== job 101 ==
// pwmblink
module pwmblink(
    input  logic clk,
    input  logic rst,
    output logic RGB_R,
    output logic RGB_B,
    output logic RGB_G
);
    parameter CLKMAX = 12000000;  
    logic [31:0] counter;
    logic [8:0] x;  
    logic [7:0] sharktooth;  
    logic [7:0] red;
    logic [7:0] green;
    logic [7:0] blue;
    always_ff @(posedge clk) begin
        if (rst) begin
            counter <= 0;
            x <= 0;
            sharktooth <= 0;
        end else begin
        if (counter >= CLKMAX/360) begin
            counter <= 0;
            if (x >= 359) begin
                x <= 0;
            end
            else begin
                x <= x + 1;
            end
            end
        else begin
            counter <= counter + 1;
        end
        sharktooth <= sharktooth + 1;
        end
    end
    always_comb begin
        if(x < 60) begin
            green = 255*x/60;
            blue = 0;
  ...
Settings: LEC_CHECK=0, CAP_MARGIN=20, CORE_MARGIN=2, CORE_UTILIZATION=70, CTS_CLUSTER_DIAMETER=324, MAX_ROUTING_LAYER=met4, SETUP_SLACK_MARGIN=-1.82, SLEW_MARGIN=20; clock period 26.5 ns.
run.sh (not shown) runs the stock make flow with config.mk's settings and CLKGATE_MAP_FILE=.
Input-level comparison between job 102 and job 101:
--- a/flow/config.mk
+++ b/flow/config.mk
@@ -10 +10 @@
-export CORE_UTILIZATION = 70
+export CORE_UTILIZATION = 66
@@ -13 +13 @@
-export SETUP_SLACK_MARGIN = -1.82
+export SETUP_SLACK_MARGIN = 4.54
==> flow/constraint.sdc <==
create_clock -name core_clock -period 31.8 [get_ports {clk}]
set_input_delay 6.3600 -clock core_clock [delete_from_list [all_inputs] [get_ports {clk}]]
set_output_delay 6.3600 -clock core_clock [all_outputs]
set_load 0.01 [all_outputs]
==> results <==
- Compared with job 101, job 102 shows a lower met3 track utilization from global routing.
- For power after layout, dividing the value from job 102 by the value from job 101 gives 0.821.
- Via count: job 102 < job 101
- There was hardly any difference in final area between job 102 and job 101.
The inputs of job 103 differ from those of job 102 as listed below.
--- a/flow/config.mk
+++ b/flow/config.mk
@@ -10,4 +10 @@
-export CORE_UTILIZATION = 66
-export CTS_CLUSTER_DIAMETER = 324
-export MAX_ROUTING_LAYER = met4
-export SETUP_SLACK_MARGIN = 4.54
+export CORE_UTILIZATION = 40
==> flow/constraint.sdc <==
create_clock -name core_clock -period 30.2 [get_ports {clk}]
set_input_delay 6.0400 -clock core_clock [delete_from_list [all_inputs] [get_ports {clk}]]
set_output_delay 6.0400 -clock core_clock [all_outputs]
set_load 0.01 [all_outputs]
==> comparison <==
As far as count of nets after finishing is concerned, job 103 and job 102 perform about the same. Diff job 102 -> job 103: ratio of total power to cell area higher, first-pass GRT wire length moved up, filler-free cell count of the finished design saw an increase. On job 103: switching component of the power is 4.5% higher than what job 102 gave. Job 103 against job 102: final wirelength increased 3.8%, power now larger, count of placed standard cells including taps rose 8.8%.
Edits applied to the flow inputs when going from job 103 to job 104:
--- a/flow/config.mk
+++ b/flow/config.mk
@@ -8 +8 @@
-export CAP_MARGIN = 20
+export CAP_MARGIN = 5
@@ -10 +10,2 @@
-export CORE_UTILIZATION = 40
+export CORE_UTILIZATION = 67
+export CTS_CLUSTER_DIAMETER = 351
==> flow/constraint.sdc <==
create_clock -name core_clock -period 15.1 [get_ports {clk}]
set_input_delay 3.0200 -clock core_clock [delete_from_list [all_inputs] [get_ports {clk}]]
set_output_delay 3.0200 -clock core_clock [all_outputs]
set_load 0.01 [all_outputs]
Results
- The final report for job 104 shows a completed flow and a layout that fails verification, specifically negative setup slack.
- Going from job 103 to job 104, detailed-route via count saw an increase, layout filler cell count decreased 72%, critical path depth picked up an extra 12%, wire length per cell picked up an extra about 20%.
- Sort job 104 and job 103 by power consumed by the clock network desc -> top: job 104
- Going from job 103 to job 104, post-detailed-routing wire length higher, portion of the layout cell area used by non-clock buffers picked up an extra 15 points, area added between synthesis and finish up 24 points, register-to-register setup slack went down by 15.46 ns, leakage component of the power saw an increase.

========
pwmblink again, from the RTL that the note above started with.
clock: 13.8 ns
lec_check: 0
cap_margin: 5
core_margin: 2
core_utilization: 68
cts_cluster_diameter: 356
setup_slack_margin: -0.91
slew_margin: 20
The starting point ended with an error in global routing.
==> next run, changes <==
==> flow/config.mk (replaced) <==
export PLATFORM = sky130hd
export DESIGN_NAME = pwmblink
export DESIGN_NICKNAME = pwmblink
export VERILOG_FILES = /design/flow/design.v
export SDC_FILE = /design/flow/constraint.sdc
export NUM_CORES = 4
export LEC_CHECK = 0
export CAP_MARGIN = 20
export CORE_MARGIN = 2
export CORE_UTILIZATION = 40
export SLEW_MARGIN = 20
==> flow/constraint.sdc (replaced) <==
create_clock -name core_clock -period 40.0 [get_ports {clk}]
set_input_delay 8.0000 -clock core_clock [delete_from_list [all_inputs] [get_ports {clk}]]
set_output_delay 8.0000 -clock core_clock [all_outputs]
set_load 0.01 [all_outputs]
Outcome: This time the run passed the timing, DRC and antenna checks. Die area increases by about 70%. Area after synthesis stays the same. Synthesized cell count does not change.
==> next run, changes <==
--- a/flow/config.mk
+++ b/flow/config.mk
@@ -8,4 +8,4 @@
 export CAP_MARGIN = 20
 export CORE_MARGIN = 2
-export CORE_UTILIZATION = 40
+export CORE_UTILIZATION = 68
 export SLEW_MARGIN = 20
==> flow/constraint.sdc (replaced) <==
create_clock -name core_clock -period 16.2 [get_ports {clk}]
set_input_delay 3.2400 -clock core_clock [delete_from_list [all_inputs] [get_ports {clk}]]
set_output_delay 3.2400 -clock core_clock [all_outputs]
set_load 0.01 [all_outputs]
Cell count falls by 3.3%; final area goes up by 8.9%; clock-buffer cell count stays the same; via count grows by 9.0%; total power increases to 2.8 times its value; die area shrinks by 41%; routed wire length increases by 6.0%; synthesized area does not change.
==> next run, changes <==
--- a/flow/config.mk
+++ b/flow/config.mk
@@ -6,6 +6,8 @@
 export NUM_CORES = 4
 export LEC_CHECK = 0
-export CAP_MARGIN = 20
+export CAP_MARGIN = 5
 export CORE_MARGIN = 2
 export CORE_UTILIZATION = 68
+export CTS_CLUSTER_DIAMETER = 43
+export MAX_ROUTING_LAYER = met4
 export SLEW_MARGIN = 20
==> flow/constraint.sdc (replaced) <==
create_clock -name core_clock -period 13.8 [get_ports {clk}]
set_input_delay 2.7600 -clock core_clock [delete_from_list [all_inputs] [get_ports {clk}]]
set_output_delay 2.7600 -clock core_clock [all_outputs]
set_load 0.01 [all_outputs]
Effect:
- The new run aborted during global routing
- area after synthesis is unchanged
- die area is unchanged
- synthesized cell count is unchanged

========
## job 5697
pwmblink again, from the RTL that the note above started with.
make LEC_CHECK=0 ABC_AREA=1 CAP_MARGIN=20 CORE_MARGIN=2 CORE_UTILIZATION=72 CTS_CLUSTER_DIAMETER=382 CTS_CLUSTER_SIZE=97 PLACE_DENSITY=0.38 SLEW_MARGIN=20 finish   # period 13.5 ns
To summarise job 5697: no stage aborted, but the layout did not pass its checks, failing on setup timing.
Changes in job 4496 relative to job 5697:
Settings: swapping 72 for 68 in CORE_UTILIZATION; clearing ABC_AREA, which used to be 1; clearing CTS_CLUSTER_DIAMETER, which used to be 382; clearing PLACE_DENSITY, which used to be 0.38; clearing CTS_CLUSTER_SIZE, which used to be 97; swapping 13.5 for 24.2 in the clock period (ns, I/O delays scaled along).
--- outcome ---
- Job 4496 has completed all stages; timing, DRC and antenna checks passed.
- Job 4496 vs job 5697, number of cell instances after yosys synthesis went down by 335.
- The worst-path cell with the longest stage delay comes out sky130_fd_sc_hd__dfxtp_1 in one run and sky130_fd_sc_hd__fa_1 in the other, namely in job 4496 and job 5697 respectively.
- Worst-case setup margin in the final layout in job 4496 vs job 5697: up 4030 ps
- Job 4496 vs. job 5697: buffer-and-inverter tally for the worst setup path went down by 12.
Input changes introduced in job 2610 (baseline for comparison: job 4496):
Settings: CORE_UTILIZATION changed from 68 to 72; the clock period (ns, I/O delays scaled along) changed from 24.2 to 13.8.
## What came out
Job 2610 did not make it past 4_1_cts, where a tool error ended it.
Diff job 4496 -> job 2610: core utilization at floorplan grew by 4.4 points, area of the mapped netlist flat, placed standard-cell area rose by about 25%.
Job 2610: horizontal die dimension is about 2.8% lower than what job 4496 reported.
Job 2610 vs job 4496 — number of rows in the core area dropped by a few percent
Changes observed in job 2610 relative to job 4496: area of the die has decreased, final weighted congestion in routability-driven placement has increased.
Setup changes, job 2610 to job 2840
Settings: a change of CORE_UTILIZATION from 72 to 58; an added SETUP_SLACK_MARGIN of 4.54; a change of the clock period (ns, I/O delays scaled along) from 13.8 to 31.8.
Job 2840 was carried through to the last stage, and its layout satisfied the timing, DRC and antenna checks.
Looking at worst setup slack before clock tree synthesis across both flows, job 2840 is the stronger of the two, with job 2610 trailing.
Horizontal die dimension (job 2840 over job 2610): increase, 11%
Comparing job 2610 and job 2840, the lower number of cells in the design after placement is on job 2840.
Comparing job 2610 and job 2840, the higher initial cell density of the core is on job 2610.
Y dimension of the die ended up 18 microns higher on job 2840 than on job 2610.
Changes observed in job 2840 relative to job 2610: half-perimeter wire length after detailed placement decreased by about 30% relative to the old numbers, placeable core region moved up.
Delta(die area, job 2840 - job 2610) > 0
Job 2840 ends up with lower placement-stage cell area than job 2610 does.
Xor and xnor area share after synthesis: job 2840 vs job 2610 identical

========
Setup of fjord:
Starting RTL as in the previous note.
==> flow/config.mk <==
export PLATFORM = sky130hd
export DESIGN_NAME = pwmblink
export DESIGN_NICKNAME = pwmblink
export VERILOG_FILES = /design/flow/design.v
export SDC_FILE = /design/flow/constraint.sdc
export NUM_CORES = 4
export LEC_CHECK = 0
export CAP_MARGIN = 5
export CELL_PAD_IN_SITES_GLOBAL_PLACEMENT = 3
export CORE_MARGIN = 2
export CORE_UTILIZATION = 64
export CTS_CLUSTER_DIAMETER = 100
export CTS_CLUSTER_SIZE = 19
export HOLD_SLACK_MARGIN = 0.24
export PLACE_DENSITY = 0.37
export SETUP_SLACK_MARGIN = -2.0
export SLEW_MARGIN = 20
export TNS_END_PERCENT = 100
==> flow/constraint.sdc <==
create_clock -name core_clock -period 25.3 [get_ports {clk}]
set_input_delay 5.0600 -clock core_clock [delete_from_list [all_inputs] [get_ports {clk}]]
set_output_delay 5.0600 -clock core_clock [all_outputs]
set_load 0.01 [all_outputs]
What ended fjord was a tool error in global placement without I/O (3_1_place_gp_skip_io); the run never finished.
## Diff of input files: onyx against fjord
- a deleted PLACE_DENSITY that had been 0.37
- a deleted CELL_PAD_IN_SITES_GLOBAL_PLACEMENT that had been 3
- a deleted CTS_CLUSTER_DIAMETER that had been 100
- a deleted SETUP_SLACK_MARGIN that had been -2.0
- a deleted TNS_END_PERCENT that had been 100
- a deleted HOLD_SLACK_MARGIN that had been 0.24
- a deleted CTS_CLUSTER_SIZE that had been 19
- a change of CORE_UTILIZATION from 64 to 66
- a change of CAP_MARGIN from 5 to 20
- a change of the clock period (ns, I/O delays scaled along) from 25.3 to 28.9
- Summary of fjord and onyx: one run falls short of a clean finish, namely fjord.
- fjord is listed as incomplete: the tool reported an error in global placement without I/O (3_1_place_gp_skip_io) and the run ended there.
- Against fjord, die extent in x in onyx fell slightly.
- Floorplan core area | onyx below fjord
Inputs modified between onyx and nickel:
- CORE_UTILIZATION changed from 66 to 40
- the clock period (ns, I/O delays scaled along) changed from 28.9 to 24.2
## What came out
nickel vs. onyx: first-pass GRT wire length went up by 4800 um. On slew at the pin closest to its max-slew limit: nickel sits below onyx. Slowest library cell on the worst path: sky130_fd_sc_hd__xnor2_1 -> nickel, sky130_fd_sc_hd__dfxtp_1 -> onyx. nickel — post-route total power about 17% higher, onyx as reference. onyx → nickel: worst setup slack went down by 3.19 ns, routed wire length went up by 5.2%, area reported by Yosys stat was more or less identical, instance count on the critical path went down by 1, vertical die size went up by 28%. onyx was smaller in final cell area than nickel.
Changes in juniper relative to nickel:
- ABC_AREA: unset -> 1
- CORE_UTILIZATION: 40 -> 68
- PLACE_DENSITY: unset -> 0.38
- CTS_CLUSTER_SIZE: unset -> 97
- the clock period (ns, I/O delays scaled along): 24.2 -> 13.5
Results
- juniper finished all stages; however, its layout fails the closing checks, the failures being setup timing.
- Per the comparison of juniper with nickel, setup TNS down 1.40 ns, power consumption up about 130%, relative area change from synthesis to final layout up 17 points, internal cell power up about 140%.
- Height of the die shrinks by more than 10% when moving from nickel to juniper.
The inputs of tundra differ from those of juniper as listed below.
- TNS_END_PERCENT now 10, previously not set
- CORE_UTILIZATION now 72, was 68
- SETUP_SLACK_MARGIN now 0.94, previously not set
- CTS_CLUSTER_DIAMETER now 382, previously not set
[summary]
[tundra] flow finished | final checks: failed | reasons: setup timing. Of the two candidates, juniper has the worse total die size and tundra the better one. On portion of total power attributed to the clock network, tundra and juniper are neck and neck. Total power: tundra below juniper. Comparing tundra and juniper, the lower fraction of met2 tracks used by global routing was measured on tundra. Inserted tap cell count (lower): tundra. On number of detailed-route iterations in the first pass: between tundra and juniper, it ends up lower for juniper. The number of non-clock buffers in the layout of tundra falls short of that of juniper by 54. On routed wire length, tundra and juniper are basically level. Taking juniper as the reference, in tundra number of setup buffers added after CTS lower; design area lower; fmax lower.
#### Input delta (garnet over tundra)
- TNS_END_PERCENT: 10 -> unset
- SETUP_SLACK_MARGIN: 0.94 -> unset
- PLACE_DENSITY: 0.38 -> 0.42
- CTS_CLUSTER_SIZE: 97 -> 10
- CTS_CLUSTER_DIAMETER: 382 -> unset
- the clock period (ns, I/O delays scaled along): 13.5 -> 34.8
Results
- garnet was carried through to the last stage, and its layout satisfied the timing, DRC and antenna checks.
- The violation count after the first detailed-route iteration in garnet is 0.877 times that in tundra.
- Compared to tundra, the routing of garnet uses less wire.
- Taking tundra as 1.0, garnet lands at 0.923 on via count.
- Power consumption (garnet over tundra): decrease, 68%

========
Starting RTL as in the previous note.
export LEC_CHECK = 0
export ABC_AREA = 1
export CAP_MARGIN = 5
export CELL_PAD_IN_SITES_GLOBAL_PLACEMENT = 2
export CORE_MARGIN = 7
export CORE_UTILIZATION = 40
export CTS_CLUSTER_DIAMETER = 373
export CTS_CLUSTER_SIZE = 98
export PLACE_DENSITY_LB_ADDON = 0.06
export SETUP_SLACK_MARGIN = -1.91
export SLEW_MARGIN = 20
export TNS_END_PERCENT = 20
create_clock -name core_clock -period 40.0 [get_ports {clk}]
Edit:
- CAP_MARGIN: 5 -> 20
- CELL_PAD_IN_SITES_GLOBAL_PLACEMENT: 2 -> default
- CORE_MARGIN: 7 -> 2
- CORE_UTILIZATION: 40 -> 64
- CTS_CLUSTER_DIAMETER: 373 -> default
- CTS_CLUSTER_SIZE: 98 -> default
- PLACE_DENSITY_LB_ADDON: 0.06 -> default
- SETUP_SLACK_MARGIN: -1.91 -> default
- TNS_END_PERCENT: 20 -> default
- clock period: 40.0 -> 34.8 ns (I/O delays scaled with it)
Effect: The changed run finished clean; sequential power grows by about a fifth; clock power came out higher by a quarter to a third; via count grows by a few percent; die size fell by well over a third; non-clock buffer count is unchanged; setup slack is worse by 4200 ps; synthesized cell count stays the same; synthesized area does not change.
Edit:
- CAP_MARGIN: 20 -> 0
- CORE_ASPECT_RATIO: default -> 1.41
- CORE_UTILIZATION: 64 -> 72
- CTS_CLUSTER_SIZE: default -> 10
- PLACE_DENSITY: default -> 0.42
- TNS_END_PERCENT: default -> 10
Result: Die area drops by 11%. Cell area drops by 0.51%. Routed wire length barely changes.
Edit:
- CAP_MARGIN: 0 -> 20
- CORE_ASPECT_RATIO: 1.41 -> default
- CTS_CLUSTER_DIAMETER: default -> 382
- CTS_CLUSTER_SIZE: 10 -> 97
- PLACE_DENSITY: 0.42 -> 0.38
- SETUP_SLACK_MARGIN: default -> 3.29
- clock period: 34.8 -> 13.5 ns (I/O delays scaled with it)
Result: Now the flow produced a layout that fails on setup timing. Clock skew barely changes. Hold slack improved by 9.2 ps. Combinational power climbs to 3.1 times its value. Power is higher to 3.0 times its value. Clock-buffer cell count does not change. First-iteration DRC count rose by 130%.
Power is estimated from default activity; no workload was simulated.
